==> v39: inputs <==
// top
module top(
    input logic     clk, 
    input logic     SW, 
    input logic     BOOT, 
    input logic [63:0] seed,
    output logic    _48b, 
    output logic    _45a
);
make LEC_CHECK=0 CAP_MARGIN=20 CELL_PAD_IN_SITES_DETAIL_PLACEMENT=0 CORE_ASPECT_RATIO=0.89 CORE_MARGIN=2 CORE_UTILIZATION=72 CTS_CLUSTER_DIAMETER=205 CTS_CLUSTER_SIZE=29 GPL_TIMING_DRIVEN=1 HOLD_SLACK_MARGIN=-0.03 MIN_ROUTING_LAYER=met1 PLACE_DENSITY_LB_ADDON=0.2 SETUP_SLACK_MARGIN=0.57 SLEW_MARGIN=35 finish   # period 4.96 ns
run.sh (not shown) runs the stock make flow with config.mk's settings and CLKGATE_MAP_FILE=.
==> inputs of v22, as changes to v39 <==
==> flow/config.mk (replaced) <==
export PLATFORM = sky130hd
export DESIGN_NAME = top
export DESIGN_NICKNAME = top
export VERILOG_FILES = /design/flow/design.v
export SDC_FILE = /design/flow/constraint.sdc
export NUM_CORES = 4
export LEC_CHECK = 0
export CAP_MARGIN = 15
export CELL_PAD_IN_SITES_DETAIL_PLACEMENT = 0
export CORE_ASPECT_RATIO = 0.92
export CORE_MARGIN = 2
export CORE_UTILIZATION = 64
export CTS_CLUSTER_SIZE = 29
export GPL_TIMING_DRIVEN = 1
export HOLD_SLACK_MARGIN = -0.08
export MIN_ROUTING_LAYER = met1
export SETUP_SLACK_MARGIN = 0.98
export SLEW_MARGIN = 35
export TNS_END_PERCENT = 5
==> flow/constraint.sdc (replaced) <==
create_clock -name core_clock -period 5.24 [get_ports {clk}]
set_input_delay 1.0480 -clock core_clock [delete_from_list [all_inputs] [get_ports {clk}]]
set_output_delay 1.0480 -clock core_clock [all_outputs]
set_load 0.01 [all_outputs]
==> inputs of v3, as changes to v39 <==
==> flow/config.mk (replaced) <==
export PLATFORM = sky130hd
export DESIGN_NAME = top
export DESIGN_NICKNAME = top
export VERILOG_FILES = /design/flow/design.v
export SDC_FILE = /design/flow/constraint.sdc
export NUM_CORES = 4
export LEC_CHECK = 0
export CAP_MARGIN = 20
export CORE_MARGIN = 2
export CORE_UTILIZATION = 65
export CTS_CLUSTER_DIAMETER = 350
export CTS_CLUSTER_SIZE = 99
export SLEW_MARGIN = 20
==> flow/constraint.sdc (replaced) <==
create_clock -name core_clock -period 7.09 [get_ports {clk}]
set_input_delay 1.4180 -clock core_clock [delete_from_list [all_inputs] [get_ports {clk}]]
set_output_delay 1.4180 -clock core_clock [all_outputs]
set_load 0.01 [all_outputs]
==> inputs of v7, as changes to v39 <==
==> flow/config.mk (replaced) <==
export PLATFORM = sky130hd
export DESIGN_NAME = top
export DESIGN_NICKNAME = top
export VERILOG_FILES = /design/flow/design.v
export SDC_FILE = /design/flow/constraint.sdc
export NUM_CORES = 4
export LEC_CHECK = 0
export CAP_MARGIN = 15
export CELL_PAD_IN_SITES_DETAIL_PLACEMENT = 0
export CORE_ASPECT_RATIO = 0.92
export CORE_MARGIN = 2
export CORE_UTILIZATION = 72
export CTS_CLUSTER_SIZE = 29
export GPL_TIMING_DRIVEN = 1
export HOLD_SLACK_MARGIN = -0.08
export MIN_ROUTING_LAYER = met1
export PLACE_DENSITY = 0.67
export SETUP_SLACK_MARGIN = 0.98
export SLEW_MARGIN = 35
export TNS_END_PERCENT = 5
==> flow/constraint.sdc (replaced) <==
create_clock -name core_clock -period 5.24 [get_ports {clk}]
set_input_delay 1.0480 -clock core_clock [delete_from_list [all_inputs] [get_ports {clk}]]
set_output_delay 1.0480 -clock core_clock [all_outputs]
set_load 0.01 [all_outputs]
==> results.cfg <==
; yosys + openroad results
[placed_design]
dp_hpwl_um = 46000

[global_route]
use_met3 = 0.0326

[floorplan]
die_h_um = 206
die_w_um = 206

[outcome]
status = no timing/DRC/antenna violations
-- figures above: v3

==> results.cfg <==
; yosys + openroad results
[global_route]
use_met3 = 0.0393

[floorplan]
die_w_um = 216
die_h_um = 199

[outcome]
status = no timing/DRC/antenna violations
-- figures above: v22

==> results.cfg <==
; yosys + openroad results
[floorplan]
die_h_um = 188

[outcome]
status = finished with violations
failed_checks = setup timing

[sta]
setup_viol = 2
timing.final.ws_setup_ps = -153
-- figures above: v7

==> results.cfg <==
; generated from flow reports
[placed_design]
dp_hpwl_um = 50500

[floorplan]
die_h_um = 185

[outcome]
status = stopped before the end
haltStage = 5_1_grt
stop_error = [ERROR GRT-0232] Routing congestion too high. Check the congestion heatmap in the GUI.

[global_route]
use_met3 = 0.645
-- figures above: v39

